## the previous run
// CPU
module CPU(
    input logic clk,
    input logic rst,
    output logic [31:0] im_addr,
    input  logic [31:0] im_rdata,     
    output logic [31:0] dm_addr,
    output logic [31:0] dm_wdata,    
    output logic [3:0]  dm_web,       
    input  logic [31:0] dm_rdata      
);
For scale: about 6300 cells after synthesis, ~1500 flip-flops, roughly 170 I/O pins.
export LEC_CHECK = 0
export CAP_MARGIN = 20
export CORE_MARGIN = 2
export CORE_UTILIZATION = 58
export SLEW_MARGIN = 20
create_clock -name core_clock -period 4.43 [get_ports {clk}]
run.sh (not shown) runs the stock make flow with config.mk's settings and CLKGATE_MAP_FILE=.
[the previous run] flow finished | final checks: failed | reasons: setup timing
Modified inputs, the current run compared to the previous run
Settings: setting CTS_CLUSTER_SIZE to 59 for the first time; setting SETUP_SLACK_MARGIN to -0.41 for the first time; changing CORE_UTILIZATION from 58 to 60.
--- outcome ---
Looking at cell with the biggest individual delay on the critical path, the sky130_fd_sc_hd__o211ai_1 result is from the current run; the sky130_fd_sc_hd__mux4_2 one comes from the previous run.
The current run reports its worst setup path endpoint as IF_PC[6] while the previous run reports u_ID_EX_Reg.EX_rs1_data[15].
[flow] the current run | stages: complete | final checks: fail | reason: setup timing
Compared with the previous run, in the current run count of flip-flops with a built-in enable after synthesis has remained practically unchanged, standard-cell row count -3, final critical-path setup slack moved down, area growth from synthesis to final layout moved down.


Starting RTL as in the previous note.
Settings: LEC_CHECK=0, CAP_MARGIN=20, CORE_MARGIN=2, CORE_UTILIZATION=66, CTS_CLUSTER_DIAMETER=361, HOLD_SLACK_MARGIN=0.3, PLACE_DENSITY=0.6, SETUP_SLACK_MARGIN=1.32, SLEW_MARGIN=20, TNS_END_PERCENT=5; clock period 5.75 ns.
The starting point stopped in global routing with GRT-0116.
Then changed:
- CORE_UTILIZATION: 66 -> 62
- CTS_CLUSTER_DIAMETER: 361 -> default
- HOLD_SLACK_MARGIN: 0.3 -> default
- SETUP_SLACK_MARGIN: 1.32 -> default
- TNS_END_PERCENT: 5 -> default
- clock period: 5.75 -> 7.98 ns (I/O delays scaled with it)
Result: This time the run passed the timing, DRC and antenna checks; synthesized cell count does not change; area after synthesis stays the same; die area grows by 6.4%.
Then changed:
- CORE_UTILIZATION: 62 -> 61
- PLACE_DENSITY: 0.6 -> default
- SETUP_SLACK_MARGIN: default -> 1.16
- TNS_END_PERCENT: default -> 5
- clock period: 7.98 -> 4.43 ns (I/O delays scaled with it)
Outcome: This time the run completed, yet does not pass: negative setup slack; design area is higher by 15%; total power went up by 99%; clock-buffer cell count fell by 17; flip-flop count stays the same; setup slack gets worse by 2400 ps; synthesized area stays the same; utilization is higher by 9.1 points; first-iteration DRC count grows by 38%.


## run Z
CPU again, from the RTL that the note above started with.
Design CPU, start of the top module:
module CPU(
    input logic clk,
    input logic rst,
    output logic [31:0] im_addr,
    input  logic [31:0] im_rdata,     
    output logic [31:0] dm_addr,
    output logic [31:0] dm_wdata,    
    output logic [3:0]  dm_web,       
    input  logic [31:0] dm_rdata      
);
logic [31:0] IF_PC;
logic [31:0] IF_pc4;
logic [31:0] IF_PC_next;
logic [31:0] IF_instr;
logic [31:0] ID_PC;
logic [31:0] ID_pc4;
logic [31:0] ID_instr;
logic IF_ID_stall;
logic IF_ID_flush;
logic [6:0] ID_opcode;
logic [4:0] ID_rd;
logic [2:0] ID_funct3;
logic [4:0] ID_rs1;
logic [4:0] ID_rs2;
logic [6:0] ID_funct7;
logic [31:0] ID_rs1_data;
logic [31:0] ID_rs2_data;
logic [31:0] ID_imm;
logic [1:0] ID_ALUOp;
logic [1:0] ID_ALUSrcA;
logic ID_ALUSrcB;
logic ID_Branch;
logic ID_Jal;
logic ID_Jalr;
logic ID_MemWrite;
logic ID_MemRead;
logic ID_RegWrite;
logic [1:0] ID_ResultSrc;
logic [3:0] ID_ALUControl;
logic [31:0] ID_pc_imm;
logic [31:0] ID_jalr_target;
logic ID_eq;
logic ID_lt;
logic ID_ltu;
logic ID_take_branch;
logic [1:0] ID_PCSel;
logic [1:0] ID_ForwardA;
logic [1:0] ID_ForwardB;
logic [31:0] ID_forward_rs1;
logic [31:0] ID_forward_rs2;
logic ID_Branch_Stall;
logic ID_EX_flush;
logic [31:0] EX_PC;
logic [31:0] EX_pc4;
logic [31:0] EX_rs1_data;
logic [31:0] EX_rs2_data;
logic [31:0] EX_imm;
logic [4:0] EX_rs1;
logic [4:0] EX_rs2;
logic [4:0] EX_rd;
logic [2:0] EX_funct3;
logic [3:0] EX_ALUControl;
logic [1:0] EX_ALUSrcA;
logic EX_ALUSrcB;
logic EX_MemWrite;
logic EX_MemRead;
logic EX_RegWrite;
logic [1:0] EX_ResultSrc;
logic [31:0] EX_alu_in1;
logic [31:0] EX_alu_in2;
logic [31:0] EX_alu_result;
logic [1:0] ForwardA;
logic [1:0] ForwardB;
  ...
clock: 5.76 ns
lec_check: 0
cap_margin: 20
core_margin: 2
core_utilization: 65
cts_cluster_diameter: 361
place_density: 0.6
setup_slack_margin: -0.36
slew_margin: 20
tns_end_percent: 5
Run Z: GRT-0116 in global routing (5_1_grt) -> run aborted
[inputs] run A vs run Z
- TNS_END_PERCENT no longer set, was 5
- SETUP_SLACK_MARGIN no longer set, was -0.36
- CTS_CLUSTER_DIAMETER no longer set, was 361
- CORE_UTILIZATION now 59, was 65
- PLACE_DENSITY no longer set, was 0.6
- the clock period (ns, I/O delays scaled along) now 4.21, was 5.76
Results
- Among run Z and run A, the run that stopped before the end is run Z, and it is the only one.
- Run Z: aborted in global routing (5_1_grt) (tool error)
- As of run A, site row count had risen by a few percent compared to run Z.
- Against run Z as the reference, run A delivers a higher total setup buffers inserted after CTS.
- Per the comparison of run A with run Z, core area climbed 9.8%, post-placement setup slack moved down.
- Run A vs run Z, chip width went up by 18 um.
- On area after detailed placement: between run Z and run A, it ends up higher for run A.
- Status: synthesized area parity (run A, run Z)


Starting RTL as in the previous note.
make LEC_CHECK=0 CAP_MARGIN=20 CORE_MARGIN=2 CORE_UTILIZATION=40 PLACE_DENSITY=0.6 SLEW_MARGIN=20 finish   # period 7.98 ns
The first run passed the timing, DRC and antenna checks.
Edit:
==> flow/constraint.sdc (replaced) <==
create_clock -name core_clock -period 4.6 [get_ports {clk}]
set_input_delay 0.9200 -clock core_clock [delete_from_list [all_inputs] [get_ports {clk}]]
set_output_delay 0.9200 -clock core_clock [all_outputs]
set_load 0.01 [all_outputs]
What happened: This time the run reached the layout checks and failed them: setup timing; area after synthesis does not change; sequential power is higher by about 70%; wire length went up by about 6%; synthesized cell count stays the same; first-iteration DRC count goes down by about 4%; core utilization climbs by 6.1 points; critical path depth goes up by 7; clock skew goes up by 0.013 ns.
Edit:
--- a/flow/config.mk
+++ b/flow/config.mk
@@ -9,4 +9,5 @@
 export CORE_MARGIN = 2
 export CORE_UTILIZATION = 40
-export PLACE_DENSITY = 0.6
+export SETUP_SLACK_MARGIN = 1.59
 export SLEW_MARGIN = 20
+export TNS_END_PERCENT = 80
==> flow/constraint.sdc (replaced) <==
create_clock -name core_clock -period 8.5 [get_ports {clk}]
set_input_delay 1.7000 -clock core_clock [delete_from_list [all_inputs] [get_ports {clk}]]
set_output_delay 1.7000 -clock core_clock [all_outputs]
set_load 0.01 [all_outputs]
Outcome:
- The new run ran to the end with no violations
- fmax drops by roughly a tenth
- die size stays the same
- register-to-register slack gains 3.3 ns
- worst setup slack is better by 3.3 ns
- via count went down by a little under a tenth
Edit:
--- a/flow/config.mk
+++ b/flow/config.mk
@@ -7,7 +7,8 @@
 export LEC_CHECK = 0
 export CAP_MARGIN = 20
+export CELL_PAD_IN_SITES_DETAIL_PLACEMENT = 1
 export CORE_MARGIN = 2
 export CORE_UTILIZATION = 40
-export SETUP_SLACK_MARGIN = 1.59
+export CTS_CLUSTER_DIAMETER = 323
+export PLACE_DENSITY_LB_ADDON = 0.13
 export SLEW_MARGIN = 20
-export TNS_END_PERCENT = 80
==> flow/constraint.sdc (replaced) <==
create_clock -name core_clock -period 4.71 [get_ports {clk}]
set_input_delay 0.9420 -clock core_clock [delete_from_list [all_inputs] [get_ports {clk}]]
set_output_delay 0.9420 -clock core_clock [all_outputs]
set_load 0.01 [all_outputs]
After rerunning: This time the run reached the layout checks and failed them: setup timing; routed wire length climbs by about 17%; die area stays the same; count of clock-buffer cells in the layout drops by 4; first-iteration DRC count drops by about 3.5%.


Starting RTL as in the previous note.
make LEC_CHECK=0 CAP_MARGIN=10 CORE_MARGIN=2 CORE_UTILIZATION=70 CTS_CLUSTER_DIAMETER=350 CTS_CLUSTER_SIZE=35 PLACE_DENSITY=0.6 SETUP_SLACK_MARGIN=-0.34 SLEW_MARGIN=20 finish   # period 6.09 ns
The baseline never finished: it broke off in 5_1_grt, error GRT-0116.
Edit:
- CAP_MARGIN: 10 -> 20
- CORE_UTILIZATION: 70 -> 58
- CTS_CLUSTER_DIAMETER: 350 -> not set
- CTS_CLUSTER_SIZE: 35 -> 100
- SETUP_SLACK_MARGIN: -0.34 -> not set
- clock period: 6.09 -> 5.39 ns (I/O delays scaled with it)
Result: The changed run finished with negative setup slack left; synthesized area does not change; die size came out higher by 20%; synthesized cell count is unchanged.
Edit:
- ABC_AREA: not set -> 0
- CORE_UTILIZATION: 58 -> 72
- CTS_CLUSTER_DIAMETER: not set -> 357
- TNS_END_PERCENT: not set -> 10
- clock period: 5.39 -> 5.69 ns (I/O delays scaled with it)
Outcome:
- The new run died in 5_1_grt, error GRT-0116
- area after synthesis is unchanged
- die size shrinks by about a fifth
- synthesized cell count stays the same
Edit:
- CTS_CLUSTER_SIZE: 100 -> 10
- SETUP_SLACK_MARGIN: not set -> 1.85
- clock period: 5.69 -> 6.3 ns (I/O delays scaled with it)
Result: The new run never finished: it broke off in 5_1_grt; synthesized cell count is unchanged; area after synthesis stays the same; die area is unchanged.


## v43
Starting RTL as in the previous note.
make LEC_CHECK=0 CAP_MARGIN=20 CORE_ASPECT_RATIO=1.01 CORE_MARGIN=2 CORE_UTILIZATION=40 GPL_TIMING_DRIVEN=0 SLEW_MARGIN=20 TNS_END_PERCENT=80 finish   # period 8.5 ns
Complete run, failing final checks: v43, reason negative setup slack.
Inputs modified between v43 and v59:
Settings: a deleted CORE_ASPECT_RATIO that had been 1.01; a change of CORE_UTILIZATION from 40 to 35; an added PLACE_DENSITY of 0.6; a deleted GPL_TIMING_DRIVEN that had been 0; a deleted TNS_END_PERCENT that had been 80; a change of the clock period (ns, I/O delays scaled along) from 8.5 to 12.5.
Notes after the runs:
Final checks on v43, whose flow otherwise completed, came back failing, citing negative setup slack.
v59 completed end to end with timing, DRC and antenna clean.
Diff v43 -> v59: final count of negative-setup-slack endpoints went down 8; detailed route wirelength on metal2 fell by about 5%.
Max stage delay of the slowest cell on the critical path across v59 and v43: v43
| maximum operating frequency | v59 vs v43 | worse |
Relative to v43, reported leakage power has decreased by 1.7 nW in v59.
v59 against v43: relative area change from synthesis to final layout now smaller, wire length shows a reduction of about 12%.
Taking v43 as the reference, in v59 met3 layer usage reported by global route now sits lower, logic gate share of total power decreased by 3.3 points relative to the old numbers.
[v59] worst-case hold slack fell 0.0097 ns relative to v43
For v31, these inputs were changed with respect to v59:
Settings: setting SETUP_SLACK_MARGIN to 1.32 for the first time; setting CTS_CLUSTER_DIAMETER to 365 for the first time; changing CORE_UTILIZATION from 35 to 59; changing the clock period (ns, I/O delays scaled along) from 12.5 to 5.83.
Notes after the runs:
Vertical extent of the die in v31 is about 23% lower than in v59. Between v59 and v31, the flow reports via count of the first global-routing pass increasing by more than 10%. Maximum clock path buffer count across v59 and v31: no real change. The cell area reported for v31 is greater than that of v59 by about 11%. Lower transition at the pin with the smallest max-transition slack among v59 and v31: v59. In the flow results for v59 and v31, the combinational group share of total power is larger on v31. v31: all stages done; final checks FAILED (negative setup slack). Register bit total from synthesis came out exactly the same in v59 and v31.
[inputs] v10 vs v31
Settings: CTS_CLUSTER_SIZE now 40, previously not set; PLACE_DENSITY no longer set, was 0.6; CORE_UTILIZATION now 69, was 59; PLACE_DENSITY_LB_ADDON now 0.0, previously not set; CAP_MARGIN now 0, was 20; HOLD_SLACK_MARGIN now 0.28, previously not set.
--- outcome ---
v10 | ERROR | 5_1_grt. The run showing the greater H-tree depth is v31. | instance count after placement with tap cells included | v10 vs v31 | 234 lower |. Status: synthesized cell count parity (v10, v31). Delta (v10 minus v31): number of rows created at floorplan has decreased; post-placement cell area moved down. The final reports for v10 and v31 show post-cts repair resize count higher in the former. What v10 reported for die size has to be multiplied by 1.17 to get the figure for v31. When v10 is set beside v31, its horizontal die dimension turns out to be about 7.5% smaller. The placement-stage worst setup slack of v10 falls short of that of v31 by 0.18 ns. Synthesized area: v31 vs v10, no meaningful difference.


CPU again, from the RTL that the note above started with.
==> flow/design.v (excerpt) <==
module CPU(
    input logic clk,
    input logic rst,
    output logic [31:0] im_addr,
    input  logic [31:0] im_rdata,     
    output logic [31:0] dm_addr,
    output logic [31:0] dm_wdata,    
    output logic [3:0]  dm_web,       
    input  logic [31:0] dm_rdata      
);
logic [31:0] IF_PC;
logic [31:0] IF_pc4;
logic [31:0] IF_PC_next;
logic [31:0] IF_instr;
logic [31:0] ID_PC;
logic [31:0] ID_pc4;
logic [31:0] ID_instr;
logic IF_ID_stall;
logic IF_ID_flush;
logic [6:0] ID_opcode;
logic [4:0] ID_rd;
logic [2:0] ID_funct3;
logic [4:0] ID_rs1;
logic [4:0] ID_rs2;
logic [6:0] ID_funct7;
logic [31:0] ID_rs1_data;
logic [31:0] ID_rs2_data;
logic [31:0] ID_imm;
logic [1:0] ID_ALUOp;
logic [1:0] ID_ALUSrcA;
logic ID_ALUSrcB;
logic ID_Branch;
logic ID_Jal;
logic ID_Jalr;
logic ID_MemWrite;
logic ID_MemRead;
logic ID_RegWrite;
logic [1:0] ID_ResultSrc;
logic [3:0] ID_ALUControl;
logic [31:0] ID_pc_imm;
logic [31:0] ID_jalr_target;
logic ID_eq;
logic ID_lt;
logic ID_ltu;
logic ID_take_branch;
logic [1:0] ID_PCSel;
logic [1:0] ID_ForwardA;
logic [1:0] ID_ForwardB;
logic [31:0] ID_forward_rs1;
logic [31:0] ID_forward_rs2;
logic ID_Branch_Stall;
logic ID_EX_flush;
logic [31:0] EX_PC;
logic [31:0] EX_pc4;
logic [31:0] EX_rs1_data;
logic [31:0] EX_rs2_data;
logic [31:0] EX_imm;
logic [4:0] EX_rs1;
logic [4:0] EX_rs2;
logic [4:0] EX_rd;
logic [2:0] EX_funct3;
logic [3:0] EX_ALUControl;
logic [1:0] EX_ALUSrcA;
logic EX_ALUSrcB;
logic EX_MemWrite;
logic EX_MemRead;
logic EX_RegWrite;
logic [1:0] EX_ResultSrc;
logic [31:0] EX_alu_in1;
logic [31:0] EX_alu_in2;
logic [31:0] EX_alu_result;
logic [1:0] ForwardA;
logic [1:0] ForwardB;
logic [31:0] EX_forward_rs1;
logic [31:0] EX_forward_rs2;
logic [31:0] MEM_pc4;
logic [31:0] MEM_alu_result;
logic [31:0] MEM_rs2_data;
logic [4:0] MEM_rd;
  ...
Settings: LEC_CHECK=0, CAP_MARGIN=5, CORE_MARGIN=2, CORE_UTILIZATION=66, CTS_CLUSTER_SIZE=59, SETUP_SLACK_MARGIN=-0.41, SLEW_MARGIN=20; clock period 5.75 ns.
The first run did not get past 5_1_grt with GRT-0116.
Then changed:
- CAP_MARGIN: 5 -> 10
- CORE_UTILIZATION: 66 -> 60
- HOLD_SLACK_MARGIN: default -> 0.3
- clock period: 5.75 -> 4.43 ns (I/O delays scaled with it)
The changed run finished with negative setup slack left.
Die area increases by 9.9%.
Synthesized cell count does not change.
Area after synthesis is unchanged.
Then changed:
- CAP_MARGIN: 10 -> 20
- CORE_UTILIZATION: 60 -> 70
- CTS_CLUSTER_SIZE: 59 -> 57
- HOLD_SLACK_MARGIN: 0.3 -> default
- SETUP_SLACK_MARGIN: -0.41 -> default
- clock period: 4.43 -> 6.22 ns (I/O delays scaled with it)
The new run ended with an error in 5_1_grt.
Synthesized area does not change.
Synthesized cell count does not change.
Die size fell by 14%.
Then changed:
- CORE_UTILIZATION: 70 -> 72
- CTS_CLUSTER_DIAMETER: default -> 97
- CTS_CLUSTER_SIZE: 57 -> 60
- clock period: 6.22 -> 4.21 ns (I/O delays scaled with it)
The changed run did not get past 5_1_grt.
Synthesized cell count stays the same.
Die area falls by 2.7%.
Area after synthesis is unchanged.
Power and IR drop assume default switching activity.
